==> flow/config.mk <==
export PLATFORM = sky130hd
export DESIGN_NAME = booth_walloc
export DESIGN_NICKNAME = booth_walloc
export VERILOG_FILES = /design/flow/design.v
export SDC_FILE = /design/flow/constraint.sdc
export NUM_CORES = 4
export LEC_CHECK = 0
export CAP_MARGIN = 20
export CORE_MARGIN = 2
export CORE_UTILIZATION = 51
export HOLD_SLACK_MARGIN = 0.29
export SLEW_MARGIN = 20
==> flow/constraint.sdc <==
create_clock -name core_clock -period 6.08 [get_ports {clk}]
set_input_delay 1.2160 -clock core_clock [delete_from_list [all_inputs] [get_ports {clk}]]
set_output_delay 1.2160 -clock core_clock [all_outputs]
set_load 0.01 [all_outputs]
==> flow/design.v <==
module booth_sel(
  input [2:0] src,
  output [3:0] sel
);
wire y_add,y,y_sub;
wire sel_negative,sel_double_negative,sel_positive,sel_double_positive;
assign {y_add,y,y_sub} = src;
assign sel_negative =  y_add & (y & ~y_sub | ~y & y_sub);
assign sel_positive = ~y_add & (y & ~y_sub | ~y & y_sub);
assign sel_double_negative =  y_add & ~y & ~y_sub;
assign sel_double_positive = ~y_add &  y &  y_sub;
assign sel={sel_negative,sel_positive,sel_double_negative,sel_double_positive};
endmodule
module booth_result_sel(
  input [3:0] sel,
  input [1:0] src,
  output      p 
);
wire x,x_sub;
wire sel_negative,sel_double_negative,sel_positive,sel_double_positive;
assign {sel_negative,sel_positive,sel_double_negative,sel_double_positive}=sel;
assign {x,x_sub} =src;
assign p = ~(~(sel_negative & ~x) & ~(sel_double_negative & ~x_sub) 
           & ~(sel_positive & x ) & ~(sel_double_positive &  x_sub));
endmodule
module booth_partial
#(
    parameter WIDTH = 34
)
(
  input [2*WIDTH-1:0]  x_src,
  input [2:0] y_src,
  output [2*WIDTH-1:0]   p_result,
  output                cout 
);
wire y_add,y,y_sub;
assign {y_add,y,y_sub} = y_src;
wire [3:0] sel;
wire sel_negative,sel_double_negative,sel_positive,sel_double_positive;
assign {sel_negative,sel_positive,sel_double_negative,sel_double_positive}=sel;
assign cout=sel_negative || sel_double_negative;
booth_sel booth_sel(
    .src    (y_src),
    .sel    (sel)
);
booth_result_sel partial0(.sel (sel), .src ({x_src[0],1'b0}), .p (p_result[0]));
genvar x;
generate for ( x =1;x<WIDTH*2;x=x+1) begin : gen_partial
    booth_result_sel partial(.sel (sel), .src (x_src[x:x-1]), .p (p_result[x]));
end endgenerate
endmodule
module switch_17x68bits(
   input [1155:0] part_group,
      output [1155:0] sw_group
);
wire [67:0] po16,po15,po14,po13,po12,po11,po10,po09,po08,po07,po06,po05,po04,po03,po02,po01,po00;
assign {po16,po15,po14,po13,po12,po11,po10,po09,po08,po07,po06,po05,po04,po03,po02,po01,po00} = part_group;
genvar x;
generate for ( x =0;x<68;x=x+1) begin : gen_switch
    assign sw_group[(x+1)*17-1:x*17] = {po16[x],po15[x],po14[x],po13[x],po12[x],po11[x],po10[x],po09[x],
                                     po08[x],po07[x],po06[x],po05[x],po04[x],po03[x],po02[x],po01[x],po00[x]};
end endgenerate
endmodule
module walloc_17bits(
    input [16:0] src_in,
    input [13:0]  cin,
    output [13:0] cout_group,
    output      cout,s
);
wire [13:0] c;
wire [4:0] first_s;
csa csa0 (.in (src_in[16:14]), .cout (c[4]), .s (first_s[4]) );
csa csa1 (.in (src_in[13:11]), .cout (c[3]), .s (first_s[3]) );
csa csa2 (.in (src_in[10:08]), .cout (c[2]), .s (first_s[2]) );
csa csa3 (.in (src_in[07:05]), .cout (c[1]), .s (first_s[1]) );
csa csa4 (.in (src_in[04:02]), .cout (c[0]), .s (first_s[0]) );
wire [3:0] secnod_s;
csa csa5 (.in ({first_s[4:2]}             ), .cout (c[8]), .s (secnod_s[3]));
csa csa6 (.in ({first_s[1:0],src_in[1]}   ), .cout (c[7]), .s (secnod_s[2]));
csa csa7 (.in ({src_in[0],cin[4:3]}       ), .cout (c[6]), .s (secnod_s[1]));
csa csa8 (.in ({cin[2:0]}                 ), .cout (c[5]), .s (secnod_s[0]));
wire [1:0] thrid_s;
csa csa9 (.in (secnod_s[3:1]          ), .cout (c[10]), .s (thrid_s[1]));
csa csaA (.in ({secnod_s[0],cin[6:5]} ), .cout (c[09]), .s (thrid_s[0]));
wire [1:0] fourth_s;
csa csaB (.in ({thrid_s[1:0],cin[10]} ),  .cout (c[12]), .s (fourth_s[1]));
csa csaC (.in ({cin[9:7]             }),  .cout (c[11]), .s (fourth_s[0]));
wire fifth_s;
csa csaD (.in ({fourth_s[1:0],cin[11]}),  .cout (c[13]), .s (fifth_s));
csa csaE (.in ({fifth_s,cin[13:12]}   ),  .cout (cout),  .s  (s));
assign cout_group = c;
endmodule
module csa(
  input [2:0] in,
  output cout,s
);
wire a,b,cin;
assign a=in[2];
assign b=in[1];
assign cin=in[0];
assign s = a ^ b ^ cin;
assign cout = a & b | b & cin | a & cin;
endmodule
module booth_walloc# (parameter COMPUTER_WIDTH=32,parameter WIDTH =COMPUTER_WIDTH+2)
(
  input               clk           ,
  input               reset         ,
  input  [COMPUTER_WIDTH:0] src1,
  input  [COMPUTER_WIDTH:0] src2,
  input         in_valid,
  output reg    in_ready,
  output reg    out_valid,
  output [COMPUTER_WIDTH*2-1:0] result
);
reg [WIDTH-1:0] multiplier;
reg [WIDTH*2-1:0] multiplicand;
reg first_doing;
wire ready_to_doing;
assign ready_to_doing = in_ready && in_valid;
always@(posedge clk ) begin
      if (reset ) begin
        in_ready <=1'b0;
      end
      else begin
        in_ready<=1'b1;
      end
      if (ready_to_doing) begin
        first_doing<=1'b1;
      end
      else begin
        first_doing <= 1'b0;
      end
      out_valid <= first_doing;
end
always @(posedge clk ) begin
  if (ready_to_doing) begin
    multiplicand <= {{WIDTH{src1[COMPUTER_WIDTH]}},src1};
    multiplier <= {src2[COMPUTER_WIDTH],src2};
  end
end
wire [1155:0] part_group;
wire [16:0]   part_cout;
booth_partial part0 (.x_src (multiplicand), .y_src({multiplier[1:0],1'b0}), 
                        .p_result (part_group[67:0]), .cout(part_cout[0]));
genvar x;
generate for ( x =1;x<17;x=x+1) begin : gen_walloc_partial
booth_partial part (
                    .x_src ({multiplicand[2*WIDTH-1-2*x:0],
                    {2*x{1'b0}}}), 
                    .y_src({multiplier[(x+1)*2-1:x*2-1]}), 
                    .p_result (part_group[(x+1)*68-1:x*68]), .cout(part_cout[x]));
end endgenerate
wire [1155:0] swo_group; 
switch_17x68bits switch (.part_group (part_group), .sw_group (swo_group));
wire [937:0] wt_cout; 
wire [66:0]  wt_c;
wire [67:0]  wt_s;
walloc_17bits walloc00 (.src_in (swo_group[16:0]), .cin({part_cout[13:0]}), 
                    .cout_group (wt_cout[13:0]),  .cout(wt_c[0]), .s (wt_s[0]));
genvar y;
generate for ( y =1;y<67;y=y+1) begin : gen_walloc
walloc_17bits walloc  (.src_in (swo_group[(y+1)*17-1:y*17]), .cin({wt_cout[y*14-1:(y-1)*14]}), 
                    .cout_group (wt_cout[(y+1)*14-1:y*14]),  .cout(wt_c[y]), .s (wt_s[y]));
end endgenerate
walloc_17bits walloc67(.src_in (swo_group[1155:1139]), .cin({wt_cout[937:924]}), 
                    .cout_group (),  .cout(), .s (wt_s[67]));
reg [67:0] wt_s_buf,wt_c_buf;
reg  part_next_highest_bit;
always@(posedge clk ) begin
  if (first_doing) begin
    wt_c_buf <= {wt_c,part_cout[14]};
    wt_s_buf <= {wt_s};
    part_next_highest_bit <= part_cout[15];
  end
end
wire [WIDTH*2-1:0] adder_a;
wire [WIDTH*2-1:0] adder_b;
wire              adder_cin;
wire [WIDTH*2-1:0] adder_result;
wire        adder_cout;
assign adder_a   = wt_c_buf;
assign adder_b   = wt_s_buf;
assign adder_cin = part_next_highest_bit;
assign {adder_cout, adder_result} = adder_a + adder_b + {{WIDTH*2-2{1'b0}},adder_cin};
assign result = adder_result[COMPUTER_WIDTH*2-1:0];
endmodule
==> flow/run.sh <==
#!/bin/bash
# the make line also repeats each setting of config.mk as NAME=value (left out here)
make -C /OpenROAD-flow-scripts/flow DESIGN_CONFIG=/design/flow/config.mk WORK_HOME=/design/flow/orfs CLKGATE_MAP_FILE= finish
==> qor.txt, run 1 <==
Port buffer count: 134
Post-Syn Area: 0.0422 mm²
H-Tree Depth: 4
# IOs: 135
Top cells, area: fa_1 (36%), edfxtp_1 (14%), xor2_1 (6.2%), xnor2_1 (6.1%), inv_1 (5.8%)
Clk_skew: 0.0207 ns
Die width: 292 µm
Gate power share: 0.809
Cell accounting for the most synthesized area: fa_1
NetSw: 0.0127 W
Hold EP: out_valid
Late-Pin Clk Latency: 0.54 ns
Status: complete, no violations
Clock net power: 0.00134 W
Placer Congestion: 0.969
Setup Viol. Count Final: 0
Hold Crit Start: first_doing
Initial antenna violation count: 2
Family with the most delay on the worst path: AND-OR/OR-AND gates
Internal power: 0.0135 W
Max-cap check violation count: 0
ANT nets after route: 0
Core footprint: 0.0820 mm²
First-pass DRT Iterations: 7
Worst r2r path cells: 19
Req. time, crit path: 4.86 ns
Fp_density: 0.515
Syn. warnings: 1
Die height: 292 µm
Dominant flop cell: edfxtp_1
Hold Crit Class: reg -> reg
CTS Root Cell: clkbuf_16
Logic area: 0.0324 mm²
Max Slew Vio Count: 0
Sw Ratio: 0.484
Synth top area share: 0.364
Dominant comb cell: adder cells
Worst-path fanout max: 5
CP arrival: 4.64 ns
Fill cells: 7,377
Hpwl dp: 105,000 µm
Syn_area_per_cell: 9.18 µm²
Gr ovfl total: 0
Critical Path End Type: output port
CTS Sinks: 198
Slowest stage delay, CP: 0.55 ns
Worst Setup EP: result[62]
DIE AREA: 0.0851 mm²
Total power draw: 0.0262 W
Critical path startpoint category: flip-flop
Count of different cell masters after synthesis: 69
Maximum clock rate: 171 MHz
Hold path depth: 0
Nets: 5,412
Slew @ Worst Pin: 1.13 ns
Top-count cell post-synth: fa_1
Routed vias/inst: 6.06
Largest Pwr Group: combinational cells
WP buf/inv: 5
Yosys xor share: 0.123
First-pass GRT wire length: 220,000 µm
Final cell count without fillers: 5,583
CTS tree: yes
Post-synthesis mux area share: 0.00783
Area Overhead vs Synth: 9.40%
Inst Count DP: 5,547
Comb pwr: 0.0212 W
Stages on worst setup path: 16
WS Path Type: reg -> out
Site Rows: 105
Sequential Power: 0.00368 W
Worst vdd ir: 740 µV
Post-Syn Nets: 5,513
Post-synthesis simple-gate area fraction: 0.0785
Tmin final: 5.85 ns
Register-to-register setup slack: 0.43 ns
Slowest stage cell, crit path: clkdlybuf4s50_1
Power per cell area: 568 mW/mm²
TritonCTS Buffers: 17
Post-synth top cells: fa_1 (768), inv_1 (657), nor2_1 (522)
WL per Instance: 25.7 µm
AO/OA Area Share: 0.164
Clk pwr share: 0.051
Number of enable flip-flop cells: 195
Vias in the first global route: 34,300
DRC Markers: 0
# Cells Yosys: 4,600
Register area: 0.00592 mm²
Post-synth area from yosys stat: 0.0422 mm²
Final Hold Fails: 0
Fin crit share: 0.963
Seq pwr share: 0.140
Total track usage: 0.346
CP cell instances: inv_1 -> fa_1 -> inv_1 -> fa_1 -> a211oi_2 -> o21ai_2 -> o2111ai_4 -> a21boi_4 -> a211oi_2 -> buf_4 -> o31ai_4 -> buf_12 -> a2111oi_4 -> o41ai_2 -> xor2_1 -> clkdlybuf4s50_1
Leakage power: 19.4 nW
Initial DRC Count: 3,910
Largest net degree at the start of global routing: 68
Cells after Synth: 4,600
Async SR Flop Fraction: 0
Max-slew headroom: 0.241
RSZ-0062 raised after global routing: true
Drt total wl: 143,000 µm
Bufs on Longest Clock Path: 2
Adder share: 0.387
Via Count: 33,800
RR Startpoint: multiplier[17]
OpenROAD warning count: 28
Register area share after synthesis: 0.140
Clk slew on worst S/H paths: 0.10 ns
Seq cells post-synth: 198
R2r endpoint: adder_b[63]
CP startpoint: adder_a[0]
## metrics by stage
stage	hold WS [ns]	area (µm²)	setup WS [ns]	setup TNS (ns)	utilization
6_report	0.701	46200	0.227	0	0.563
5_1_grt	0.726	46200	-0.0270	-0.0270	0.563
4_1_cts	0.693	46100	-0.0587	-0.0587	0.562
3_5_place_dp	0.691	45400	0.391	0	0.554
3_3_place_gp	0.684	45400	0.460	0	0.554
2_1_floorplan	0.734	42200	0.0336	0	-
## layout make-up
class	instances	area share
sequential	198	0.128
antenna	1	0.0000542
clock inverter	15	0.00474
clock buffer	17	0.00921
timing repair buffer	332	0.0741
multi-input combinational	3293	0.701
inverter	657	0.0535
tap	1070	0.0290
## metal layers
layer	global-route usage	part of all wire	up-vias
met4	0.102	0.028	4
met2	0.516	0.44	1950
met5	0	0.00018	-
li1	-	-	14700
met3	0.108	0.12	251
met1	0.485	0.41	17000
## timing repair
action	CTS	global route
hold buffers	0	0
endpoints found under the hold margin	0	0
resized	2	11
pin swaps	1	3
endpoints found under the setup margin	2	43
setup buffers	0	2
==> inputs of run 2 (changes only) <==
ABC_AREA = 0   (was not set)
CORE_ASPECT_RATIO = 1.26   (was not set)
CORE_UTILIZATION = 71   (was 51)
CTS_CLUSTER_DIAMETER = 189   (was not set)
CTS_CLUSTER_SIZE = 41   (was not set)
GPL_ROUTABILITY_DRIVEN = 1   (was not set)
HOLD_SLACK_MARGIN = not set   (was 0.29)
MAX_ROUTING_LAYER = met5   (was not set)
MIN_ROUTING_LAYER = met1   (was not set)
PLACE_DENSITY_LB_ADDON = 0.28   (was not set)
SETUP_SLACK_MARGIN = -0.39   (was not set)
TNS_END_PERCENT = 5   (was not set)
clock period = 3.85 ns   (was 6.08 ns; I/O delays follow)
==> run 2 against run 1 <==
  * Area after synthesis did not move
  * Die size fell by 28%
  * The run now fails in global routing (5_1_grt)
  * Synthesized cell count did not move
==> qor.txt, run 2 <==
Cell accounting for the most synthesized area: fa_1 (unchanged)
Post-Syn Area: 0.0422 mm² (unchanged)
Core footprint: 0.0589 mm² (was 0.0820 mm²)
Post-synth area from yosys stat: 0.0422 mm² (unchanged)
Yosys xor share: 0.123 (unchanged)
Dominant flop cell: edfxtp_1 (unchanged)
Status: did not finish (was complete, no violations)
Cells after Synth: 4,600 (unchanged)
Syn_area_per_cell: 9.18 µm² (unchanged)
Dominant comb cell: adder cells (unchanged)
# IOs: 135 (unchanged)
Seq cells post-synth: 198 (unchanged)
Post-synth top cells: fa_1 (768), inv_1 (657), nor2_1 (522) (unchanged)
Post-synthesis mux area share: 0.00783 (unchanged)
Bufs on Longest Clock Path: 2 (unchanged)
Die width: 221 µm (was 292 µm)
Total track usage: 0.677
H-Tree Depth: 4 (unchanged)
Hpwl dp: 124,000 µm (was 105,000 µm)
AO/OA Area Share: 0.164 (unchanged)
Error: [ERROR GRT-0116] Global routing finished with congestion. Check the congestion regions in the DRC Viewer.
Adder share: 0.387 (unchanged)
Synth top area share: 0.364 (unchanged)
DIE AREA: 0.0614 mm² (was 0.0851 mm²)
Post-synthesis simple-gate area fraction: 0.0785 (unchanged)
Top-count cell post-synth: fa_1 (unchanged)
TritonCTS Buffers: 17 (unchanged)
Syn. warnings: 1 (unchanged)
Die height: 278 µm (was 292 µm)
CTS Root Cell: clkbuf_16 (unchanged)
Gr ovfl total: 4
Port buffer count: 134 (unchanged)
Failing step: global routing (5_1_grt)
# Cells Yosys: 4,600 (unchanged)
Post-Syn Nets: 5,513 (unchanged)
Placer Congestion: 1.02 (was 0.969)
Site Rows: 100 (was 105)
CTS Sinks: 198 (unchanged)
Fp_density: 0.716 (was 0.515)
Register area share after synthesis: 0.140 (unchanged)
Async SR Flop Fraction: 0 (unchanged)
Count of different cell masters after synthesis: 69 (unchanged)
Top cells, area: fa_1 (36%), edfxtp_1 (14%), xor2_1 (6.2%), xnor2_1 (6.1%), inv_1 (5.8%) (unchanged)
Number of enable flip-flop cells: 195 (unchanged)
==> run 2: per-layer routing <==
| layer | global-route usage | overflow |
|---|---|---|
| met4 | 0.699 | 1 |
| met5 | 0.0700 | 0 |
| met1 | 0.677 | 0 |
| met3 | 0.452 | 0 |
| met2 | 0.899 | 3 |
==> run 2: stage by stage <==
step	hold slack, ns	std cells	worst slack, ns	total power (W)	instance area [µm²]
after CTS	0.703	5907	-1.22	0.0466	52500
after detailed placement	0.719	5847	-1.45	0.0434	50500
after global placement	0.689	5847	-1.41	0.0401	50500
after floorplan	0.730	4600	-1.49	0.0278	42400
==> run 2: what timing repair did <==
| item | CTS |
|---|---|
| buffers inserted | 31 |
| hold buffers | 0 |
| cloned | 2 |
| setup endpoints to repair | 179 |
| resized | 454 |
| pin swaps | 125 |
==> inputs of run 3 (changes only) <==
CAP_MARGIN = 0   (was 20)
CORE_ASPECT_RATIO = 1.01   (was 1.26)
CORE_UTILIZATION = 70   (was 71)
CTS_CLUSTER_SIZE = 17   (was 41)
MAX_ROUTING_LAYER = met4   (was met5)
PLACE_DENSITY_LB_ADDON = not set   (was 0.28)
SETUP_SLACK_MARGIN = not set   (was -0.39)
TNS_END_PERCENT = 70   (was 5)
clock period = 5.05 ns   (was 3.85 ns; I/O delays follow)
==> run 3 against run 2 <==
  * The layout now fails its checks (setup timing)
  * Area after synthesis unchanged
  * Die size rose by 1.4%
  * Synthesized cell count did not move
==> qor.txt, run 3 <==
Worst r2r path cells: 14
Adder share: 0.387 (unchanged)
First-pass DRT Iterations: 13
Synth top area share: 0.364 (unchanged)
Post-synth top cells: fa_1 (768), inv_1 (657), nor2_1 (522) (unchanged)
Clk slew on worst S/H paths: 0.09 ns
Gate power share: 0.819
Post-synthesis simple-gate area fraction: 0.0785 (unchanged)
Post-Syn Area: 0.0422 mm² (unchanged)
R2r endpoint: adder_b[42]
Post-synthesis mux area share: 0.00783 (unchanged)
CTS Root Cell: clkbuf_16 (unchanged)
Total track usage: 0.482
Post-Syn Nets: 5,513 (unchanged)
Via Count: 37,500
Leakage power: 21.1 nW
Sw Ratio: 0.484
Worst vdd ir: 1150 µV
Die height: 251 µm (was 278 µm)
Final cell count without fillers: 5,506
Slew @ Worst Pin: 1.12 ns
RSZ-0062 raised after global routing: true
Die width: 248 µm (was 221 µm)
DRC Markers: 0
Hold path depth: 1
Gr ovfl total: 0
Largest Pwr Group: combinational cells
Fill cells: 3,519
Setup TNS: -2.00 ns
Hold Crit Class: reg -> reg
Fp_density: 0.707 (was 0.716)
Register area share after synthesis: 0.140 (unchanged)
Stages on worst setup path: 14
CTS Sinks: 198 (unchanged)
Max Slew Vio Count: 0
Internal power: 0.0170 W
Fin worst setup slack: -0.111 ns
Total power draw: 0.0329 W
H-Tree Depth: 4 (unchanged)
Failing Checks: setup timing
Hold EP: adder_a[8]
Critical path startpoint category: flip-flop
Sequential Power: 0.00439 W
Syn_area_per_cell: 9.18 µm² (unchanged)
CTS tree: yes
Vias in the first global route: 36,400
WP buf/inv: 6
Tmin final: 5.16 ns
Slowest stage delay, CP: 0.65 ns
NetSw: 0.0159 W
Nets: 5,623
Yosys xor share: 0.123 (unchanged)
Critical Path End Type: flip-flop
Final Hold Fails: 0
Comb pwr: 0.0269 W
Placer Congestion: 1.03 (was 1.02)
Logic area: 0.0335 mm²
# IOs: 135 (unchanged)
Req. time, crit path: 5.31 ns
Drt total wl: 149,000 µm
Cell accounting for the most synthesized area: fa_1 (unchanged)
Register-to-register setup slack: -0.11 ns
Dominant comb cell: adder cells (unchanged)
Initial antenna violation count: 0
WL per Instance: 27.1 µm
CP arrival: 5.43 ns
Fin crit share: 1.02
Inst Count DP: 5,394 (was 5,847)
Async SR Flop Fraction: 0 (unchanged)
Family with the most delay on the worst path: adder cells
Dominant flop cell: edfxtp_1 (unchanged)
Slowest stage cell, crit path: fa_2
Clock net power: 0.00156 W
Worst-path fanout max: 8
AO/OA Area Share: 0.164 (unchanged)
Top cells, area: fa_1 (36%), edfxtp_1 (14%), xor2_1 (6.2%), xnor2_1 (6.1%), inv_1 (5.8%) (unchanged)
Seq cells post-synth: 198 (unchanged)
WS Path Type: reg -> reg
Largest net degree at the start of global routing: 131
TritonCTS Buffers: 17 (unchanged)
Power per cell area: 662 mW/mm²
Count of different cell masters after synthesis: 69 (unchanged)
DIE AREA: 0.0623 mm² (was 0.0614 mm²)
Cells after Synth: 4,600 (unchanged)
Hold Crit Start: first_doing
Bufs on Longest Clock Path: 2 (unchanged)
Setup Viol. Count Final: 40
Initial DRC Count: 6,472
Seq pwr share: 0.134
Post-synth area from yosys stat: 0.0422 mm² (unchanged)
Max-slew headroom: 0.253
Max-cap check violation count: 0
OpenROAD warning count: 35
Site Rows: 90 (was 100)
ANT nets after route: 0
Worst Setup EP: adder_b[42]
Clk pwr share: 0.047
Area Overhead vs Synth: 17.7%
# hold bufs at CTS: 0 (unchanged)
Top-count cell post-synth: fa_1 (unchanged)
Port buffer count: 134 (unchanged)
Status: complete, but fails checks (was did not finish)
Number of enable flip-flop cells: 195 (unchanged)
CP cell instances: buf_6 -> buf_6 -> buf_6 -> xor2_4 -> clkbuf_16 -> buf_4 -> a221oi_2 -> fa_2 -> fa_1 -> fa_1 -> inv_1 -> fa_1 -> fa_2 -> fa_2
Clk_skew: 0.0192 ns
Late-Pin Clk Latency: 0.52 ns
RR Startpoint: multiplier[11]
Hpwl dp: 101,000 µm (was 124,000 µm)
Core footprint: 0.0597 mm² (was 0.0589 mm²)
First-pass GRT wire length: 216,000 µm
Maximum clock rate: 194 MHz
Routed vias/inst: 6.81
Syn. warnings: 1 (unchanged)
Register area: 0.00592 mm²
CP startpoint: multiplier[11]
# Cells Yosys: 4,600 (unchanged)
Fin util: 0.832
-- run 3: per-stage QoR --
step / cell area, µm² / hold WS, ns / worst slack, ns
finish: 49700 / 0.774 / -0.111
global route: 49700 / 0.932 / -0.261
CTS: 47900 / 0.859 / -0.0752
detailed placement: 46800 / 0.836 / -0.255
global placement: 46800 / 0.801 / -0.0928
floorplan: 42400 / 0.732 / -0.295
-- run 3: final cells by class --
type	count	share of cell area
Tap cell	782	0.0197
Timing Repair inverter	1	0.000151
Sequential cell	198	0.119
Antenna cell	1	0.0000504
Timing Repair Buffer	541	0.124
Clock inverter	15	0.00428
Clock buffer	17	0.00857
Multi-Input combinational cell	3294	0.674
Inverter	657	0.0500
-- run 3: what timing repair did --
action                     CTS  global route
setup buffers               17            43
setup endpoints to repair   89           154
resized                    114           316
cloned                       1            20
pin swaps                   32           201
-- run 3: routing by layer --
layer / share of wire / global-route usage / up-vias
li1: - / - / 15100
met1: 0.35 / 0.624 / 18100
met2: 0.42 / 0.675 / 3272
met3: 0.16 / 0.190 / 998
met4: 0.069 / 0.205 / 0
met5: 0 / - / -
==> inputs of run 4 (changes only) <==
ABC_AREA = 1   (was 0)
CAP_MARGIN = 20   (was 0)
CORE_ASPECT_RATIO = not set   (was 1.01)
CORE_UTILIZATION = 68   (was 70)
CTS_CLUSTER_DIAMETER = 299   (was 189)
CTS_CLUSTER_SIZE = 99   (was 17)
GPL_ROUTABILITY_DRIVEN = not set   (was 1)
MAX_ROUTING_LAYER = not set   (was met4)
MIN_ROUTING_LAYER = not set   (was met1)
PLACE_DENSITY = 0.44   (was not set)
SETUP_SLACK_MARGIN = -0.11   (was not set)
TNS_END_PERCENT = 10   (was 70)
clock period = 4.59 ns   (was 5.05 ns; I/O delays follow)
==> run 4 against run 3 <==
  * The flow now stops in global routing (5_1_grt)
  * Area after synthesis down 0.71%
  * Synthesized cell count is 13% higher
  * Die size is 2.2% higher
==> qor.txt, run 4 <==
Placer Congestion: 1.15 (was 1.03)
DIE AREA: 0.0636 mm² (was 0.0623 mm²)
Async SR Flop Fraction: 0 (unchanged)
Count of different cell masters after synthesis: 47 (was 69)
CTS Root Cell: clkbuf_16 (unchanged)
Yosys xor share: 0.0102 (was 0.123)
Post-Syn Area: 0.0419 mm² (was 0.0422 mm²)
Total track usage: 0.759
Top cells, area: fa_1 (37%), edfxtp_1 (14%), inv_1 (8.9%), nand2_1 (8.7%), a221oi_1 (5.5%) (was fa_1 (36%), edfxtp_1 (14%), xor2_1 (6.2%), xnor2_1 (6.1%), inv_1 (5.8%))
Post-synthesis mux area share: 0 (was 0.00783)
# Cells Yosys: 5,203 (was 4,600)
Cells after Synth: 5,203 (was 4,600)
Adder share: 0.390 (was 0.387)
Dominant flop cell: edfxtp_1 (unchanged)
Hpwl dp: 149,000 µm (was 101,000 µm)
Syn_area_per_cell: 8.05 µm² (was 9.18 µm²)
TritonCTS Buffers: 17 (unchanged)
Die width: 252 µm (was 248 µm)
Fp_density: 0.683 (was 0.707)
Post-Syn Nets: 6,116 (was 5,513)
Inst Count DP: 6,375 (was 5,394)
Synth top area share: 0.367 (was 0.364)
Post-synth top cells: inv_1 (997), nand2_1 (973), fa_1 (768) (was fa_1 (768), inv_1 (657), nor2_1 (522))
Die height: 252 µm (was 251 µm)
# IOs: 135 (unchanged)
Number of enable flip-flop cells: 195 (unchanged)
AO/OA Area Share: 0.193 (was 0.164)
Core footprint: 0.0614 mm² (was 0.0597 mm²)
Failing step: global routing (5_1_grt)
Port buffer count: 134 (unchanged)
Syn. warnings: 1 (unchanged)
Register area share after synthesis: 0.141 (was 0.140)
Gr ovfl total: 2
Post-Place Worst Slack: -0.722 ns (was -0.255 ns)
Bufs on Longest Clock Path: 2 (unchanged)
Cell accounting for the most synthesized area: fa_1 (unchanged)
Post-synthesis simple-gate area fraction: 0.133 (was 0.0785)
Post-synth area from yosys stat: 0.0419 mm² (was 0.0422 mm²)
Dominant comb cell: adder cells (unchanged)
CTS Sinks: 198 (unchanged)
Error: [ERROR GRT-0232] Routing congestion too high. Check the congestion heatmap in the GUI.
H-Tree Depth: 4 (unchanged)
Top-count cell post-synth: inv_1 (was fa_1)
Status: did not finish (was complete, but fails checks)
Seq cells post-synth: 198 (unchanged)
Site Rows: 91 (was 90)
[run 4: what timing repair did]
| action | CTS |
|---|---|
| hold buffers | 0 |
| cloned | 9 |
| endpoints found under the setup margin | 127 |
| gates resized | 342 |
| buffers inserted | 26 |
| pin swaps | 161 |
[run 4: per-layer routing]
metal,GRT overflow,global-route usage
met5,0,0.406
met3,0,0.613
met2,2,0.916
met1,0,0.772
met4,0,0.706
[run 4: per-stage QoR]
stage                     setup TNS [ns]  area [µm²]  hold slack [ns]  total power, W   util
after floorplan                   -39.90       42000            0.722          0.0223      -
after global placement            -44.76       49700            0.799          0.0318  0.810
after detailed placement          -67.15       49700            0.823          0.0345  0.810
after CTS                         -43.14       51700            0.833          0.0369  0.843
==> inputs of run 5 (changes only) <==
ABC_AREA = not set   (was 1)
CORE_UTILIZATION = 52   (was 68)
CTS_CLUSTER_DIAMETER = not set   (was 299)
CTS_CLUSTER_SIZE = not set   (was 99)
PLACE_DENSITY = not set   (was 0.44)
SETUP_SLACK_MARGIN = not set   (was -0.11)
TNS_END_PERCENT = not set   (was 10)
clock period = 6.01 ns   (was 4.59 ns; I/O delays follow)
==> run 5 against run 4 <==
  * Now clean on timing, DRC and antenna
  * Area after synthesis increased by 0.71%
  * Die size increased by 31%
  * Synthesized cell count decreased by 12%
==> qor.txt, run 5 <==
Syn. warnings: 1 (unchanged)
Post-synthesis simple-gate area fraction: 0.0785 (was 0.133)
Max-slew headroom: 0.232
Late-Pin Clk Latency: 0.54 ns
M2 GR Usage: 0.503
Most crowded layer after global routing: met2
Vias in the first global route: 33,500
Clk_skew: 0.0195 ns
Stages on worst setup path: 16
CTS Sinks: 198 (unchanged)
Port buffer count: 134 (unchanged)
Max Slew Vio Count: 0
CP startpoint: adder_a[0]
First-pass DRT Iterations: 8
Fin crit share: 0.965
Critical path startpoint category: flip-flop
Leakage power: 19.3 nW
Worst Setup EP: result[62]
Internal power: 0.0138 W
Hold path depth: 0
Worst r2r path cells: 12
Sequential Power: 0.00368 W
Gr ovfl total: 0
AO/OA Area Share: 0.164 (was 0.193)
Status: complete, no violations (was did not finish)
Tmin final: 5.80 ns
Hold Crit Class: reg -> reg
Comb pwr: 0.0217 W
Final hold slack: 0.644 ns
ANT nets after route: 0
Dominant flop cell: edfxtp_1 (unchanged)
Setup Viol. Count Final: 0
First-pass GRT wire length: 213,000 µm
# IOs: 135 (unchanged)
Nets: 5,394
Placer Congestion: 0.990 (was 1.15)
H-Tree Depth: 4 (unchanged)
Slowest stage delay, CP: 0.56 ns
OpenROAD warning count: 28
Syn_area_per_cell: 9.18 µm² (was 8.05 µm²)
Async SR Flop Fraction: 0 (unchanged)
Clock net power: 0.00132 W
Dominant comb cell: adder cells (unchanged)
Fp_density: 0.525 (was 0.683)
Final cell count without fillers: 5,554
Site Rows: 104 (was 91)
Hpwl dp: 102,000 µm (was 149,000 µm)
Power per cell area: 581 mW/mm²
Core footprint: 0.0804 mm² (was 0.0614 mm²)
Post-Syn Area: 0.0422 mm² (was 0.0419 mm²)
Number of enable flip-flop cells: 195 (unchanged)
Yosys xor share: 0.123 (was 0.0102)
Hold EP: adder_a[0]
TritonCTS Buffers: 17 (unchanged)
Inst Count DP: 5,519 (was 6,375)
Sw Ratio: 0.483
Drt total wl: 140,000 µm
Worst-path fanout max: 5
Largest Pwr Group: combinational cells
Max-cap check violation count: 0
Post-synthesis mux area share: 0.00783 (was 0)
Family with the most delay on the worst path: AND-OR/OR-AND gates
Post-synth area from yosys stat: 0.0422 mm² (was 0.0419 mm²)
WP buf/inv: 5
Cell accounting for the most synthesized area: fa_1 (unchanged)
Final Hold Fails: 0
Seq cells post-synth: 198 (unchanged)
Bufs on Longest Clock Path: 2 (unchanged)
WL per Instance: 25.1 µm
CTS tree: yes
CTS Root Cell: clkbuf_16 (unchanged)
Via Count: 33,500
RR Startpoint: multiplier[7]
Initial antenna violation count: 0
Maximum clock rate: 172 MHz
M3 GR Usage: 0.119
CP cell instances: inv_1 -> fa_1 -> inv_1 -> fa_1 -> a211oi_2 -> o21ai_2 -> o2111ai_2 -> a21boi_4 -> a211oi_2 -> buf_4 -> o31ai_4 -> buf_12 -> a2111oi_4 -> o41ai_2 -> xor2_1 -> clkdlybuf4s50_1
Slowest stage cell, crit path: clkdlybuf4s50_1
CP arrival: 4.60 ns
Hold Crit Start: first_doing
Die width: 289 µm (was 252 µm)
Top-count cell post-synth: fa_1 (was inv_1)
# Cells Yosys: 4,600 (was 5,203)
Top cells, area: fa_1 (36%), edfxtp_1 (14%), xor2_1 (6.2%), xnor2_1 (6.1%), inv_1 (5.8%) (was fa_1 (37%), edfxtp_1 (14%), inv_1 (8.9%), nand2_1 (8.7%), a221oi_1 (5.5%))
Req. time, crit path: 4.81 ns
Area Overhead vs Synth: 8.85%
WS Path Type: reg -> out
Initial DRC Count: 3,773
Antenna cells: 0
Die height: 289 µm (was 252 µm)
Post-Syn Nets: 5,513 (was 6,116)
RSZ-0062 raised after global routing: true
R2r endpoint: adder_b[14]
Synth top area share: 0.364 (was 0.367)
Gate power share: 0.812
Setup TNS: 0 ns
Global routing usage on met1: 0.488
NetSw: 0.0129 W
# hold bufs at CTS: 0 (unchanged)
Critical Path End Type: output port
Count of different cell masters after synthesis: 69 (was 47)
Post-synth top cells: fa_1 (768), inv_1 (657), nor2_1 (522) (was inv_1 (997), nand2_1 (973), fa_1 (768))
Routed vias/inst: 6.04
Worst vdd ir: 753 µV
Adder share: 0.387 (was 0.390)
DIE AREA: 0.0835 mm² (was 0.0636 mm²)
Register area share after synthesis: 0.140 (was 0.141)
Cells after Synth: 4,600 (was 5,203)
Seq pwr share: 0.138
Largest net degree at the start of global routing: 68
Slew @ Worst Pin: 1.15 ns
Total track usage: 0.345
Register-to-register setup slack: 0.39 ns
Clk pwr share: 0.050
Clk slew on worst S/H paths: 0.10 ns
DRC Markers: 0
run 5: repair_timing:
action | CTS | global route
pin swaps | 2 | 2
resized | 3 | 6
setup buffers | 1 | 2
endpoints found under the setup margin | 6 | 15
run 5: cell type report:
class	instances	area, µm²
clock buffer	17	425
clock inverter	15	215
fill	7156	34500
inverter	657	2470
multi-input combinational	3293	32300
sequential	198	5920
tap	1060	1330
timing repair buffer	314	3240
run 5: layer usage:
layer	wire length [µm]	vias to the layer above
met5	0	-
met3	17500	249
li1	-	14600
met2	60200	1845
met4	4310	0
met1	57600	16800
run 5: per-stage QoR:
stage | cell area, µm² | util | setup WS (ns) | total power [W]
final | 45900 | 0.571 | 0.211 | 0.0267
after global routing | 45900 | 0.571 | -0.00846 | 0.0299
after CTS | 45900 | 0.570 | -0.0613 | 0.0269
after detailed placement | 45200 | 0.562 | 0.394 | 0.0253
after global placement | 45200 | 0.562 | 0.427 | 0.0250
after floorplan | 42200 | - | 0.0352 | 0.0178
==> inputs of run 6 (changes only) <==
ABC_AREA = 1   (was not set)
CORE_ASPECT_RATIO = 1.27   (was not set)
CORE_UTILIZATION = 40   (was 52)
CTS_CLUSTER_DIAMETER = 189   (was not set)
CTS_CLUSTER_SIZE = 41   (was not set)
GPL_ROUTABILITY_DRIVEN = 0   (was not set)
MAX_ROUTING_LAYER = met5   (was not set)
MIN_ROUTING_LAYER = met1   (was not set)
PLACE_DENSITY_LB_ADDON = 0.28   (was not set)
TNS_END_PERCENT = 35   (was not set)
clock period = 4.65 ns   (was 6.01 ns; I/O delays follow)
==> run 6 against run 5 <==
  * Now fails the layout checks on setup timing
  * Via count up 29%
  * Synthesized cell count up 13%
  * Final area up 21%
  * Sequential cell count unchanged
  * Final cell count up 29%
  * Count of clock-buffer cells in the layout unchanged
  * Critical path type is now reg -> reg
  * Critical endpoint is now adder_b[23]
  * Largest power group unchanged
==> qor.txt, run 6 <==
Status: complete, but fails checks (was complete, no violations)
Failing Checks: setup timing
Post-synth top cells: inv_1 (997), nand2_1 (973), fa_1 (768) (was fa_1 (768), inv_1 (657), nor2_1 (522))
First-pass DRT Iterations: 11 (was 8)
CP startpoint: multiplier[17] (was adder_a[0])
Count of different cell masters after synthesis: 47 (was 69)
CP dominant cell by count: fa_1
Dominant comb cell: adder cells (unchanged)
Sw Ratio: 0.513 (was 0.483)
Seq pwr share: 0.129 (was 0.138)
Slew @ Worst Pin: 1.01 ns (was 1.15 ns)
Clk slew on worst S/H paths: 0.09 ns (was 0.10 ns)
Critical Path End Type: flip-flop (was output port)
Synth top area share: 0.367 (was 0.364)
Seq cells post-synth: 198 (unchanged)
TritonCTS Buffers: 17 (unchanged)
Post-Syn Area: 0.0419 mm² (was 0.0422 mm²)
Fp_density: 0.404 (was 0.525)
DIE AREA: 0.107 mm² (was 0.0835 mm²)
Design area: 0.0558 mm² (was 0.0459 mm²)
Hold path depth: 0 (unchanged)
Hpwl dp: 145,000 µm (was 102,000 µm)
Gr ovfl total: 0 (unchanged)
DP Area: 0.0510 mm² (was 0.0452 mm²)
Vias in the first global route: 43,100 (was 33,500)
Post-synthesis mux area share: 0 (was 0.00783)
Clk_skew: 0.0214 ns (was 0.0195 ns)
Family with the most delay on the worst path: adder cells (was AND-OR/OR-AND gates)
CP arrival: 5.48 ns (was 4.60 ns)
Clk pwr share: 0.042 (was 0.050)
Clock net power: 0.00157 W (was 0.00132 W)
Register-to-register setup slack: -0.54 ns (was 0.39 ns)
Hold Crit Start: first_doing (unchanged)
Leakage power: 24.8 nW (was 19.3 nW)
DRC Markers: 0 (unchanged)
Fin crit share: 1.12 (was 0.965)
Post-Place Worst Slack: -0.640 ns (was 0.394 ns)
Req. time, crit path: 4.94 ns (was 4.81 ns)
Syn. warnings: 1 (unchanged)
Max-cap check violation count: 0 (unchanged)
Die height: 369 µm (was 289 µm)
Area Overhead vs Synth: 33.2% (was 8.85%)
# Cells Yosys: 5,203 (was 4,600)
Hold EP: out_valid (was adder_a[0])
Initial DRC Count: 6,264 (was 3,773)
Fill cells: 9,295 (was 7,156)
Drt total wl: 197,000 µm (was 140,000 µm)
Largest Pwr Group: combinational cells (unchanged)
Site Rows: 133 (was 104)
Port buffer count: 134 (unchanged)
Comb pwr: 0.0309 W (was 0.0217 W)
Worst Setup EP: adder_b[23] (was result[62])
Adder share: 0.390 (was 0.387)
Late-Pin Clk Latency: 0.56 ns (was 0.54 ns)
# IOs: 135 (unchanged)
Syn_area_per_cell: 8.05 µm² (was 9.18 µm²)
Maximum clock rate: 193 MHz
H-Tree Depth: 4 (unchanged)
WP buf/inv: 7 (was 5)
Final Hold Fails: 0 (unchanged)
Via Count: 43,400 (was 33,500)
Power per cell area: 667 mW/mm² (was 581 mW/mm²)
Critical path startpoint category: flip-flop (unchanged)
Top cells, area: fa_1 (37%), edfxtp_1 (14%), inv_1 (8.9%), nand2_1 (8.7%), a221oi_1 (5.5%) (was fa_1 (36%), edfxtp_1 (14%), xor2_1 (6.2%), xnor2_1 (6.1%), inv_1 (5.8%))
ANT nets after route: 0 (unchanged)
Largest net degree at the start of global routing: 126 (was 68)
Slowest stage delay, CP: 0.55 ns (was 0.56 ns)
Post-synth area from yosys stat: 0.0419 mm² (was 0.0422 mm²)
Number of enable flip-flop cells: 195 (unchanged)
RSZ-0062 raised after global routing: true (unchanged)
AO/OA Area Share: 0.193 (was 0.164)
Stages on worst setup path: 17 (was 16)
Max Slew Vio Count: 0 (unchanged)
Fin worst setup slack: -0.541 ns (was 0.211 ns)
OpenROAD warning count: 32 (was 28)
Setup Viol. Count Final: 128 (was 0)
Yosys xor share: 0.0102 (was 0.123)
Async SR Flop Fraction: 0 (unchanged)
Nets: 6,693 (was 5,394)
R2r endpoint: adder_b[23] (was adder_b[14])
WS Path Type: reg -> reg (was reg -> out)
Internal power: 0.0181 W (was 0.0138 W)
CTS tree: yes (unchanged)
Cells after Synth: 5,203 (was 4,600)
Initial antenna violation count: 8 (was 0)
CTS Root Cell: clkbuf_16 (unchanged)
Gate power share: 0.829 (was 0.812)
RR Startpoint: multiplier[17] (was multiplier[7])
CP cell instances: buf_6 -> inv_4 -> nor2_1 -> inv_1 -> buf_6 -> buf_8 -> o22ai_1 -> a21oi_2 -> o21ai_1 -> fa_1 -> inv_2 -> fa_1 -> fa_1 -> inv_1 -> fa_1 -> fa_1 -> fa_2 (was inv_1 -> fa_1 -> inv_1 -> fa_1 -> a211oi_2 -> o21ai_2 -> o2111ai_2 -> a21boi_4 -> a211oi_2 -> buf_4 -> o31ai_4 -> buf_12 -> a2111oi_4 -> o41ai_2 -> xor2_1 -> clkdlybuf4s50_1)
Max-slew headroom: 0.324 (was 0.232)
Sequential Power: 0.00479 W (was 0.00368 W)
Routed vias/inst: 6.07 (was 6.04)
Worst vdd ir: 594 µV (was 753 µV)
Tmin final: 5.19 ns
Cell accounting for the most synthesized area: fa_1 (unchanged)
CTS Sinks: 198 (unchanged)
Bufs on Longest Clock Path: 2 (unchanged)
WL per Instance: 27.6 µm (was 25.1 µm)
Dominant flop cell: edfxtp_1 (unchanged)
Hold Crit Class: reg -> reg (unchanged)
Total track usage: 0.364 (was 0.345)
Post-synthesis simple-gate area fraction: 0.133 (was 0.0785)
Core footprint: 0.104 mm² (was 0.0804 mm²)
Worst r2r path cells: 17 (was 12)
Worst-path fanout max: 6 (was 5)
Register area share after synthesis: 0.141 (was 0.140)
NetSw: 0.0191 W (was 0.0129 W)
First-pass GRT wire length: 283,000 µm (was 213,000 µm)
Die width: 291 µm (was 289 µm)
Post-Syn Nets: 6,116 (was 5,513)
Slowest stage cell, crit path: fa_1 (was clkdlybuf4s50_1)
Top-count cell post-synth: inv_1 (was fa_1)
==> run 6: cell type report <==
type | count | area [µm²] | share of cell area
diodes | 2 | 5.00 | 0.0000897
well taps | 1350 | 1690 | 0.0303
flip-flops and latches | 198 | 5920 | 0.106
repair buffers | 958 | 10600 | 0.190
inverters | 1035 | 3960 | 0.0710
clock buffers | 17 | 425 | 0.00762
multi-input cells | 3570 | 33100 | 0.592
clock inverters | 15 | 150 | 0.00269
==> run 6: stage by stage <==
stage / setup TNS [ns] / hold slack [ns] / cells / util / power, W
2_1_floorplan: -19.67 / 0.724 / 5203 / - / 0.0220
3_3_place_gp: -62.83 / 0.463 / 6988 / 0.492 / 0.0336
3_5_place_dp: -52.15 / 0.461 / 6988 / 0.492 / 0.0346
4_1_cts: -27.35 / 0.466 / 7084 / 0.519 / 0.0365
5_1_grt: -50.16 / 0.472 / 7143 / 0.538 / 0.0406
6_report: -34.33 / 0.463 / 7145 / 0.538 / 0.0372
==> run 6: per-layer routing <==
metal  wire (µm)  GRT usage
met1       66200      0.411
met2       84400      0.558
met3       26200      0.136
met4       20500      0.279
met5          42          0
==> run 6: what timing repair did <==
action / in CTS / in global routing
pin swaps: 160 / 179
hold buffers: 0 / 0
resized: 387 / 365
setup endpoints to repair: 127 / 133
cloned: 14 / 6
setup buffers: 52 / 55
==> inputs of run 7 (changes only) <==
ABC_AREA = not set   (was 1)
CAP_MARGIN = 25   (was 20)
CELL_PAD_IN_SITES_DETAIL_PLACEMENT = 2   (was not set)
CORE_ASPECT_RATIO = 0.55   (was 1.27)
CORE_MARGIN = 5   (was 2)
CTS_CLUSTER_DIAMETER = 306   (was 189)
CTS_CLUSTER_SIZE = not set   (was 41)
GPL_TIMING_DRIVEN = 0   (was not set)
MAX_ROUTING_LAYER = met4   (was met5)
MIN_ROUTING_LAYER = not set   (was met1)
PLACE_DENSITY_LB_ADDON = 0.22   (was 0.28)
SETUP_SLACK_MARGIN = -0.41   (was not set)
SLEW_MARGIN = 30   (was 20)
TNS_END_PERCENT = 15   (was 35)
clock period = 5.06 ns   (was 4.65 ns; I/O delays follow)
==> run 7 against run 6 <==
  * The flow now stops in global routing (5_1_grt)
  * Synthesized cell count is 12% lower
  * Die size up 4.7%
  * Area after synthesis up 0.71%
==> qor.txt, run 7 <==
Fp_density: 0.403 (was 0.404)
Inst Count DP: 6,140 (was 6,988)
Die width: 448 µm (was 291 µm)
Die height: 251 µm (was 369 µm)
Post-synth top cells: fa_1 (768), inv_1 (657), nor2_1 (522) (was inv_1 (997), nand2_1 (973), fa_1 (768))
Count of different cell masters after synthesis: 69 (was 47)
H-Tree Depth: 4 (unchanged)
Synth top area share: 0.364 (was 0.367)
Syn. warnings: 1 (unchanged)
Syn_area_per_cell: 9.18 µm² (was 8.05 µm²)
Dominant comb cell: adder cells (unchanged)
Status: did not finish (was complete, but fails checks)
Bufs on Longest Clock Path: 2 (unchanged)
Failing step: global routing (5_1_grt)
Number of enable flip-flop cells: 195 (unchanged)
Port buffer count: 134 (unchanged)
Post-synth area from yosys stat: 0.0422 mm² (was 0.0419 mm²)
CTS Sinks: 198 (unchanged)
Post-Syn Nets: 5,513 (was 6,116)
Seq cells post-synth: 198 (unchanged)
Adder share: 0.387 (was 0.390)
DP Area: 0.0457 mm² (was 0.0510 mm²)
Dominant flop cell: edfxtp_1 (unchanged)
DIE AREA: 0.112 mm² (was 0.107 mm²)
Register area share after synthesis: 0.140 (was 0.141)
Cells after Synth: 4,600 (was 5,203)
Top-count cell post-synth: fa_1 (was inv_1)
Yosys xor share: 0.123 (was 0.0102)
Cell accounting for the most synthesized area: fa_1 (unchanged)
# IOs: 135 (unchanged)
Core footprint: 0.105 mm² (was 0.104 mm²)
Top cells, area: fa_1 (36%), edfxtp_1 (14%), xor2_1 (6.2%), xnor2_1 (6.1%), inv_1 (5.8%) (was fa_1 (37%), edfxtp_1 (14%), inv_1 (8.9%), nand2_1 (8.7%), a221oi_1 (5.5%))
Post-synthesis mux area share: 0.00783 (was 0)
AO/OA Area Share: 0.164 (was 0.193)
Async SR Flop Fraction: 0 (unchanged)
# Cells Yosys: 4,600 (was 5,203)
Site Rows: 88 (was 133)
TritonCTS Buffers: 17 (unchanged)
CTS Root Cell: clkbuf_16 (unchanged)
Post-synthesis simple-gate area fraction: 0.0785 (was 0.133)
Hpwl dp: 218,000 µm (was 145,000 µm)
Post-Syn Area: 0.0422 mm² (was 0.0419 mm²)
## run 7: timing repair
action                                  4_1_cts
gates resized                               624
hold buffers                                  0
setup buffers                                49
endpoints found under the setup margin      169
pin swaps                                    27
## run 7: metrics by stage
| step | total power, W | worst slack (ns) |
|---|---|---|
| after floorplan | 0.0212 | -0.358 |
| after global placement | 0.0301 | -2.31 |
| after detailed placement | 0.0334 | -2.42 |
| after CTS | 0.0359 | -0.669 |
==> inputs of run 8 (changes only) <==
CAP_MARGIN = 20   (was 25)
CELL_PAD_IN_SITES_DETAIL_PLACEMENT = not set   (was 2)
CORE_ASPECT_RATIO = not set   (was 0.55)
CORE_MARGIN = 2   (was 5)
CORE_UTILIZATION = 65   (was 40)
CTS_CLUSTER_DIAMETER = not set   (was 306)
GPL_ROUTABILITY_DRIVEN = not set   (was 0)
GPL_TIMING_DRIVEN = not set   (was 0)
PLACE_DENSITY_LB_ADDON = not set   (was 0.22)
SETUP_SLACK_MARGIN = not set   (was -0.41)
SLEW_MARGIN = 20   (was 30)
TNS_END_PERCENT = not set   (was 15)
clock period = 5.53 ns   (was 5.06 ns; I/O delays follow)
==> run 8 against run 7 <==
  * The run now finishes clean
  * Synthesized cell count did not move
  * Die size decreased by 40%
  * Area after synthesis unchanged
==> qor.txt, run 8 <==
Largest Pwr Group: combinational cells
Hold Crit Start: first_doing
Die width: 259 µm (was 448 µm)
First-pass GRT wire length: 213,000 µm
Post-Place Worst Slack: -0.0349 ns (was -2.42 ns)
Family with the most delay on the worst path: AND-OR/OR-AND gates
WL per Instance: 25.8 µm
Status: complete, no violations (was did not finish)
Syn_area_per_cell: 9.18 µm² (unchanged)
Hold path depth: 0
TritonCTS Buffers: 17 (unchanged)
Register-to-register setup slack: 0.15 ns
Critical Path End Type: output port
Placer Congestion: 1.02
Post-Syn Area: 0.0422 mm² (unchanged)
Clock net power: 0.00140 W
AO/OA Area Share: 0.164 (unchanged)
ANT nets after route: 0
Sw Ratio: 0.485
Antenna cells: 0
Cells after Synth: 4,600 (unchanged)
Nets: 5,433
Sequential Power: 0.00399 W
Gate power share: 0.818
Hpwl dp: 98,900 µm (was 218,000 µm)
RSZ-0062 raised after global routing: true
Count of different cell masters after synthesis: 69 (unchanged)
Tmin final: 5.41 ns
Worst Setup EP: result[30]
First-pass DRT Iterations: 9
OpenROAD warning count: 29
CP arrival: 4.30 ns
NetSw: 0.0144 W
Power per cell area: 637 mW/mm²
Slowest stage delay, CP: 0.53 ns
Cell accounting for the most synthesized area: fa_1 (unchanged)
Number of enable flip-flop cells: 195 (unchanged)
Async SR Flop Fraction: 0 (unchanged)
Post-synth top cells: fa_1 (768), inv_1 (657), nor2_1 (522) (unchanged)
Routed vias/inst: 6.46
H-Tree Depth: 4 (unchanged)
CP dominant cell by count: inv_1
Final Hold Fails: 0
Clk slew on worst S/H paths: 0.10 ns
Seq cells post-synth: 198 (unchanged)
Fill cells: 4,892
R2r endpoint: adder_b[40]
Worst r2r path cells: 11
Seq pwr share: 0.135
CTS Root Cell: clkbuf_16 (unchanged)
RR Startpoint: multiplier[11]
CP startpoint: adder_a[0]
Adder share: 0.387 (unchanged)
Final cell count without fillers: 5,388
Fp_density: 0.656 (was 0.403)
Core footprint: 0.0643 mm² (was 0.105 mm²)
Synth top area share: 0.364 (unchanged)
Critical path startpoint category: flip-flop
Max-slew headroom: 0.290
Top-count cell post-synth: fa_1 (unchanged)
Worst vdd ir: 1030 µV
Setup Viol. Count Final: 0
Register area share after synthesis: 0.140 (unchanged)
Vias in the first global route: 35,000
Via Count: 34,800
Clk_skew: 0.0234 ns
Post-Syn Nets: 5,513 (unchanged)
# hold bufs at CTS: 0 (unchanged)
Post-synth area from yosys stat: 0.0422 mm² (unchanged)
Post-synthesis simple-gate area fraction: 0.0785 (unchanged)
WS Path Type: reg -> out
Fin worst setup slack: 0.120 ns
WP buf/inv: 5
Internal power: 0.0152 W
# Cells Yosys: 4,600 (unchanged)
Port buffer count: 134 (unchanged)
Total track usage: 0.440
Maximum clock rate: 185 MHz
Area Overhead vs Synth: 10.2%
DRC Markers: 0
Gr ovfl total: 0
Hold Crit Class: reg -> reg
Final hold slack: 0.741 ns
Late-Pin Clk Latency: 0.52 ns
Initial antenna violation count: 0
Worst-path fanout max: 5
Die height: 259 µm (was 251 µm)
CTS tree: yes
Post-synthesis mux area share: 0.00783 (unchanged)
Fin util: 0.723
# IOs: 135 (unchanged)
Dominant flop cell: edfxtp_1 (unchanged)
Hold EP: adder_b[8]
Initial DRC Count: 4,919
Stages on worst setup path: 16
DIE AREA: 0.0670 mm² (was 0.112 mm²)
Max Slew Vio Count: 0
Req. time, crit path: 4.42 ns
Max-cap check violation count: 0
Top cells, area: fa_1 (36%), edfxtp_1 (14%), xor2_1 (6.2%), xnor2_1 (6.1%), inv_1 (5.8%) (unchanged)
Dominant comb cell: adder cells (unchanged)
Slew @ Worst Pin: 1.06 ns
Fin crit share: 0.978
Inst Count DP: 5,341 (was 6,140)
Site Rows: 93 (was 88)
CP cell instances: inv_1 -> fa_1 -> inv_1 -> fa_2 -> a211oi_2 -> o21ai_2 -> o2111ai_4 -> buf_12 -> buf_4 -> a21bo_2 -> o21ai_4 -> a31oi_4 -> o21ai_1 -> a2111o_1 -> nand3_1 -> clkdlybuf4s50_1
Drt total wl: 139,000 µm
Yosys xor share: 0.123 (unchanged)
Largest net degree at the start of global routing: 68
Comb pwr: 0.0242 W
Bufs on Longest Clock Path: 2 (unchanged)
Slowest stage cell, crit path: clkdlybuf4s50_1
Clk pwr share: 0.047
Syn. warnings: 1 (unchanged)
Leakage power: 19.7 nW
CTS Sinks: 198 (unchanged)
==> run 8: stage by stage <==
step | TNS [ns] | power, W | area (µm²)
floorplan | 0 | 0.0194 | 42300
global placement | 0 | 0.0271 | 45600
detailed placement | -0.0349 | 0.0278 | 45600
CTS | 0 | 0.0296 | 46300
global route | -0.125 | 0.0328 | 46500
finish | 0 | 0.0296 | 46500
==> run 8: layer usage <==
metal  GRT usage  vias to the layer above  share of wire
met5           -                        -              0
met4       0.175                        0          0.046
met3       0.150                      470           0.14
met2       0.613                     2585           0.43
met1       0.593                    17100           0.38
li1            -                    14700              -
==> run 8: area by class of cell <==
type                            count  area [µm²]  area share
Inverter                          657        2470      0.0531
Clock inverter                     15         185     0.00398
Multi-Input combinational cell   3293       32500       0.699
Sequential cell                   198        5920       0.127
Timing Repair Buffer              353        3950      0.0850
Tap cell                          855        1070      0.0230
Clock buffer                       17         425     0.00915
==> run 8: repair_timing <==
item,in CTS,in global routing
gates cloned,0,0
endpoints found under the hold margin,0,0
gates resized,20,19
buffers inserted,7,8
setup endpoints to repair,21,26
pin swaps,7,6
==> inputs of run 9 (changes only) <==
ABC_AREA = 1   (was not set)
CORE_UTILIZATION = 62   (was 65)
MAX_ROUTING_LAYER = not set   (was met4)
clock period = 10.2 ns   (was 5.53 ns; I/O delays follow)
==> run 9 against run 8 <==
  * Still clean
  * Clock skew rose by 0.017 ns
  * Critical path depth increased by 1
  * Non-clock buffer count decreased by 142
  * Count of clock-buffer cells in the layout is the same
  * Final cell count grew 9.9%
  * Wire length increased by 20%
  * Register-to-register slack better by 3.5 ns
  * First-iteration DRC count up 46%
  * Sequential share of layout area rose by 0.69 points
  * Final area down 5.1%
  * Sequential power down 46%
  * Setup slack improved by 3.5 ns
  * Critical endpoint is now adder_b[41]
  * Largest power group unchanged
  * Highest routed layer is now met5
==> qor.txt, run 9 <==
Status: complete, no violations (unchanged)
Max-slew headroom: 0.155 (was 0.290)
Seq cells post-synth: 198 (unchanged)
Design area: 0.0441 mm² (was 0.0465 mm²)
Fill cells: 5,835 (was 4,892)
# Cells Yosys: 5,203 (was 4,600)
Setup TNS: 0 ns (unchanged)
CP dominant cell by count: fa_1 (was inv_1)
Adder share: 0.390 (was 0.387)
Syn_area_per_cell: 8.05 µm² (was 9.18 µm²)
Leakage power: 19.7 nW (about the same)
Die width: 264 µm (was 259 µm)
Clk pwr share: 0.049 (was 0.047)
Cells after Synth: 5,203 (was 4,600)
H-Tree Depth: 4 (unchanged)
Hold Crit Class: reg -> reg (unchanged)
Max Slew Vio Count: 0 (unchanged)
Hold EP: out_valid (was adder_b[8])
Fp_density: 0.625 (was 0.656)
Hold Crit Start: first_doing (unchanged)
CTS Root Cell: clkbuf_16 (unchanged)
CP arrival: 6.82 ns (was 4.30 ns)
Inst Count DP: 5,883 (was 5,341)
Slew @ Worst Pin: 1.26 ns (was 1.06 ns)
CP startpoint: multiplier[7] (was adder_a[0])
WS Path Type: reg -> reg (was reg -> out)
Yosys xor share: 0.0102 (was 0.123)
Die height: 264 µm (was 259 µm)
Worst vdd ir: 297 µV (was 1030 µV)
Vias in the first global route: 38,100 (was 35,000)
Critical path startpoint category: flip-flop (unchanged)
Setup Viol. Count Final: 0 (unchanged)
DP Area: 0.0434 mm² (was 0.0456 mm²)
First-pass GRT wire length: 246,000 µm (was 213,000 µm)
RR Startpoint: multiplier[7] (was multiplier[11])
Comb pwr: 0.0131 W (was 0.0242 W)
Routed vias/inst: 6.68 (was 6.46)
Post-synth top cells: inv_1 (997), nand2_1 (973), fa_1 (768) (was fa_1 (768), inv_1 (657), nor2_1 (522))
Dominant flop cell: edfxtp_1 (unchanged)
Count of different cell masters after synthesis: 47 (was 69)
Worst Setup EP: adder_b[41] (was result[30])
Top cells, area: fa_1 (37%), edfxtp_1 (14%), inv_1 (8.9%), nand2_1 (8.7%), a221oi_1 (5.5%) (was fa_1 (36%), edfxtp_1 (14%), xor2_1 (6.2%), xnor2_1 (6.1%), inv_1 (5.8%))
Register area share after synthesis: 0.141 (was 0.140)
Critical Path End Type: flip-flop (was output port)
Family with the most delay on the worst path: adder cells (was AND-OR/OR-AND gates)
Largest Pwr Group: combinational cells (unchanged)
Placer Congestion: 1.06 (was 1.02)
Worst r2r path cells: 17 (was 11)
First-pass DRT Iterations: 10 (was 9)
Nets: 5,945 (was 5,433)
Final cell count without fillers: 5,919 (was 5,388)
CP cell instances: nand2_1 -> nand2_1 -> nor2_1 -> inv_1 -> buf_4 -> o22ai_1 -> a21oi_1 -> nand2_1 -> ha_1 -> or2_2 -> a21oi_1 -> fa_1 -> inv_1 -> fa_1 -> fa_1 -> fa_1 -> fa_1 (was inv_1 -> fa_1 -> inv_1 -> fa_2 -> a211oi_2 -> o21ai_2 -> o2111ai_4 -> buf_12 -> buf_4 -> a21bo_2 -> o21ai_4 -> a31oi_4 -> o21ai_1 -> a2111o_1 -> nand3_1 -> clkdlybuf4s50_1)
TritonCTS Buffers: 17 (unchanged)
R2r endpoint: adder_b[41] (was adder_b[40])
WP buf/inv: 3 (was 5)
Max-cap check violation count: 0 (unchanged)
Post-synth area from yosys stat: 0.0419 mm² (was 0.0422 mm²)
Sw Ratio: 0.519 (was 0.485)
Final Hold Fails: 0 (unchanged)
WL per Instance: 28.1 µm (was 25.8 µm)
Largest net degree at the start of global routing: 68 (unchanged)
Drt total wl: 166,000 µm (was 139,000 µm)
# hold bufs at CTS: 0 (unchanged)
Post-synthesis simple-gate area fraction: 0.133 (was 0.0785)
Power per cell area: 362 mW/mm² (was 637 mW/mm²)
Post-synthesis mux area share: 0 (was 0.00783)
Site Rows: 95 (was 93)
Hold path depth: 0 (unchanged)
Clk_skew: 0.0405 ns (was 0.0234 ns)
Worst-path fanout max: 32 (was 5)
AO/OA Area Share: 0.193 (was 0.164)
Syn. warnings: 1 (unchanged)
Initial DRC Count: 7,159 (was 4,919)
Bufs on Longest Clock Path: 2 (unchanged)
Dominant comb cell: adder cells (unchanged)
Area Overhead vs Synth: 5.28% (was 10.2%)
Clock net power: 0.000780 W (was 0.00140 W)
Synth top area share: 0.367 (was 0.364)
Register-to-register setup slack: 3.61 ns (was 0.15 ns)
Late-Pin Clk Latency: 0.53 ns (was 0.52 ns)
Tmin final: 6.59 ns
Post-CTS setup buffer count: 0 (was 7)
Async SR Flop Fraction: 0 (unchanged)
Sequential Power: 0.00215 W (was 0.00399 W)
Initial antenna violation count: 6 (was 0)
Hpwl dp: 120,000 µm (was 98,900 µm)
NetSw: 0.00829 W (was 0.0144 W)
Post-Syn Area: 0.0419 mm² (was 0.0422 mm²)
OpenROAD warning count: 28 (was 29)
Slowest stage delay, CP: 0.87 ns (was 0.53 ns)
Fin crit share: 0.646 (was 0.978)
Number of enable flip-flop cells: 195 (unchanged)
ANT nets after route: 0 (unchanged)
Post-cts sizing count: 0 (was 20)
CTS Sinks: 198 (unchanged)
Seq pwr share: 0.134 (was 0.135)
Top-count cell post-synth: inv_1 (was fa_1)
Stages on worst setup path: 17 (was 16)
Req. time, crit path: 10.43 ns (was 4.42 ns)
Internal power: 0.00768 W (was 0.0152 W)
Total track usage: 0.483 (was 0.440)
Gate power share: 0.817 (was 0.818)
Core footprint: 0.0670 mm² (was 0.0643 mm²)
Via Count: 39,600 (was 34,800)
DIE AREA: 0.0697 mm² (was 0.0670 mm²)
Post-Syn Nets: 6,116 (was 5,513)
Slowest stage cell, crit path: a21oi_1 (was clkdlybuf4s50_1)
RSZ-0062 raised after global routing: false (was true)
Clk slew on worst S/H paths: 0.12 ns (was 0.10 ns)
# IOs: 135 (unchanged)
Port buffer count: 134 (unchanged)
Gr ovfl total: 0 (unchanged)
CTS tree: yes (unchanged)
Maximum clock rate: 152 MHz
DRC Markers: 0 (unchanged)
Cell accounting for the most synthesized area: fa_1 (unchanged)
==> run 9: cell type report <==
| cell class | count | area [µm²] | area share |
|---|---|---|---|
| well taps | 873 | 1090 | 0.0248 |
| repair buffers | 211 | 1950 | 0.0442 |
| clock buffers | 17 | 425 | 0.00964 |
| inverters | 1035 | 3880 | 0.0881 |
| diodes | 1 | 2.50 | 0.0000567 |
| clock inverters | 15 | 233 | 0.00527 |
| multi-input cells | 3569 | 30600 | 0.694 |
| flip-flops and latches | 198 | 5920 | 0.134 |
==> run 9: metal layers <==
metal  GRT usage  wire length, µm  up-vias
li1            -                -    16600
met1       0.608            58400    18700
met2       0.681            65900     3465
met3       0.260            30400      773
met4       0.226            11300       16
met5      0.0152              345        -
==> run 9: stage by stage <==
stage,setup slack [ns],total power (W),hold slack (ns),utilization
3_3_place_gp,3.86,0.0145,0.792,0.647
2_1_floorplan,4.34,0.0101,0.722,-
6_report,3.61,0.0160,0.838,0.658
3_5_place_dp,3.72,0.0149,0.808,0.647
4_1_cts,3.70,0.0157,0.820,0.657
5_1_grt,3.03,0.0175,0.853,0.658
==> inputs of run 10 (changes only) <==
ABC_AREA = not set   (was 1)
CORE_UTILIZATION = 70   (was 62)
CTS_CLUSTER_DIAMETER = 239   (was not set)
CTS_CLUSTER_SIZE = 53   (was not set)
MAX_ROUTING_LAYER = met4   (was not set)
SETUP_SLACK_MARGIN = 0.75   (was not set)
TNS_END_PERCENT = 70   (was not set)
clock period = 5.36 ns   (was 10.2 ns; I/O delays follow)
==> run 10 against run 9 <==
  * Via count shrank 5.5%
  * Utilization rose by 17 points
  * Non-clock buffer count up 293
  * Sequential share of layout area is 1.5 points lower
  * Still clean on timing, DRC and antenna
  * Register-to-register slack worse by 3.4 ns
  * Total power rose by 96%
  * Highest routed layer is now met4
  * Final cell count fell by 7.6%
  * Largest cell class unchanged
  * Global-route usage grew 1.3 points
==> qor.txt, run 10 <==
Clk slew on worst S/H paths: 0.09 ns (was 0.12 ns)
Syn. warnings: 1 (unchanged)
Post-synthesis simple-gate area fraction: 0.0785 (was 0.133)
Post-synth area from yosys stat: 0.0422 mm² (was 0.0419 mm²)
DRC Markers: 0 (unchanged)
Async SR Flop Fraction: 0 (unchanged)
Die width: 250 µm (was 264 µm)
Fin worst setup slack: 0.187 ns (was 3.61 ns)
Drt total wl: 149,000 µm (was 166,000 µm)
Register-to-register setup slack: 0.19 ns (was 3.61 ns)
RSZ-0062 raised after global routing: true (was false)
Synth top area share: 0.364 (was 0.367)
Initial DRC Count: 6,417 (was 7,159)
Internal power: 0.0163 W (was 0.00768 W)
CP arrival: 5.43 ns (was 6.82 ns)
Top cells, area: fa_1 (36%), edfxtp_1 (14%), xor2_1 (6.2%), xnor2_1 (6.1%), inv_1 (5.8%) (was fa_1 (37%), edfxtp_1 (14%), inv_1 (8.9%), nand2_1 (8.7%), a221oi_1 (5.5%))
Final cell count without fillers: 5,468 (was 5,919)
Max-slew headroom: 0.234 (was 0.155)
H-Tree Depth: 4 (unchanged)
Dominant flop cell: edfxtp_1 (unchanged)
CTS Sinks: 198 (unchanged)
Area Overhead vs Synth: 18.0% (was 5.28%)
Fin crit share: 0.965 (was 0.646)
Seq pwr share: 0.133 (was 0.134)
Initial antenna violation count: 3 (was 6)
Seq cells post-synth: 198 (unchanged)
Via Count: 37,400 (was 39,600)
RR Startpoint: multiplier[3] (was multiplier[7])
Critical path startpoint category: flip-flop (unchanged)
Max Slew Vio Count: 0 (unchanged)
Hold Crit Class: reg -> reg (unchanged)
ANT nets after route: 0 (unchanged)
Nets: 5,584 (was 5,945)
Post-Place Worst Slack: -0.0795 ns (was 3.72 ns)
Total power draw: 0.0313 W (was 0.0160 W)
Cell accounting for the most synthesized area: fa_1 (unchanged)
Final hold slack: 0.725 ns (was 0.838 ns)
Hold path depth: 0 (unchanged)
Worst Setup EP: adder_b[26] (was adder_b[41])
Fp_density: 0.703 (was 0.625)
OpenROAD warning count: 31 (was 28)
Cells after Synth: 4,600 (was 5,203)
Status: complete, no violations (unchanged)
Worst r2r path cells: 14 (was 17)
Post-synthesis mux area share: 0.00783 (was 0)
Count of different cell masters after synthesis: 69 (was 47)
Hpwl dp: 99,800 µm (was 120,000 µm)
Bufs on Longest Clock Path: 2 (unchanged)
Critical Path End Type: flip-flop (unchanged)
run 10: repair_timing:
item                                    in CTS  in global routing
endpoints found under the setup margin     178                176
hold buffers                                 0                  0
gates resized                              448                164
setup buffers                               82                 38
pin swaps                                  171                106
gates cloned                                20                  2
run 10: metrics by stage:
stage,setup TNS [ns],util
floorplan,0,-
global route,0,0.829
global placement,0,0.761
CTS,0,0.815
detailed placement,-0.0795,0.761
finish,0,0.829
run 10: layout make-up:
class | instances | area, µm² | share of cell area
clock inverter | 15 | 214 | 0.00430
antenna | 2 | 5.00 | 0.000101
tap | 782 | 978 | 0.0197
clock buffer | 17 | 425 | 0.00854
inverter | 657 | 2500 | 0.0502
sequential | 198 | 5920 | 0.119
multi-input combinational | 3293 | 34000 | 0.683
timing repair buffer | 504 | 5750 | 0.116
run 10: metal layers:
layer	share of wire	global-route usage	vias to the layer above	routed length (µm)
met5	0	-	-	0
met4	0.069	0.237	0	10300
met3	0.17	0.211	982	24800
met2	0.42	0.686	3385	61900
met1	0.35	0.629	18000	51700
li1	-	-	15000	-
Power figures rest on the tool's default switching activity, not on a simulated workload.
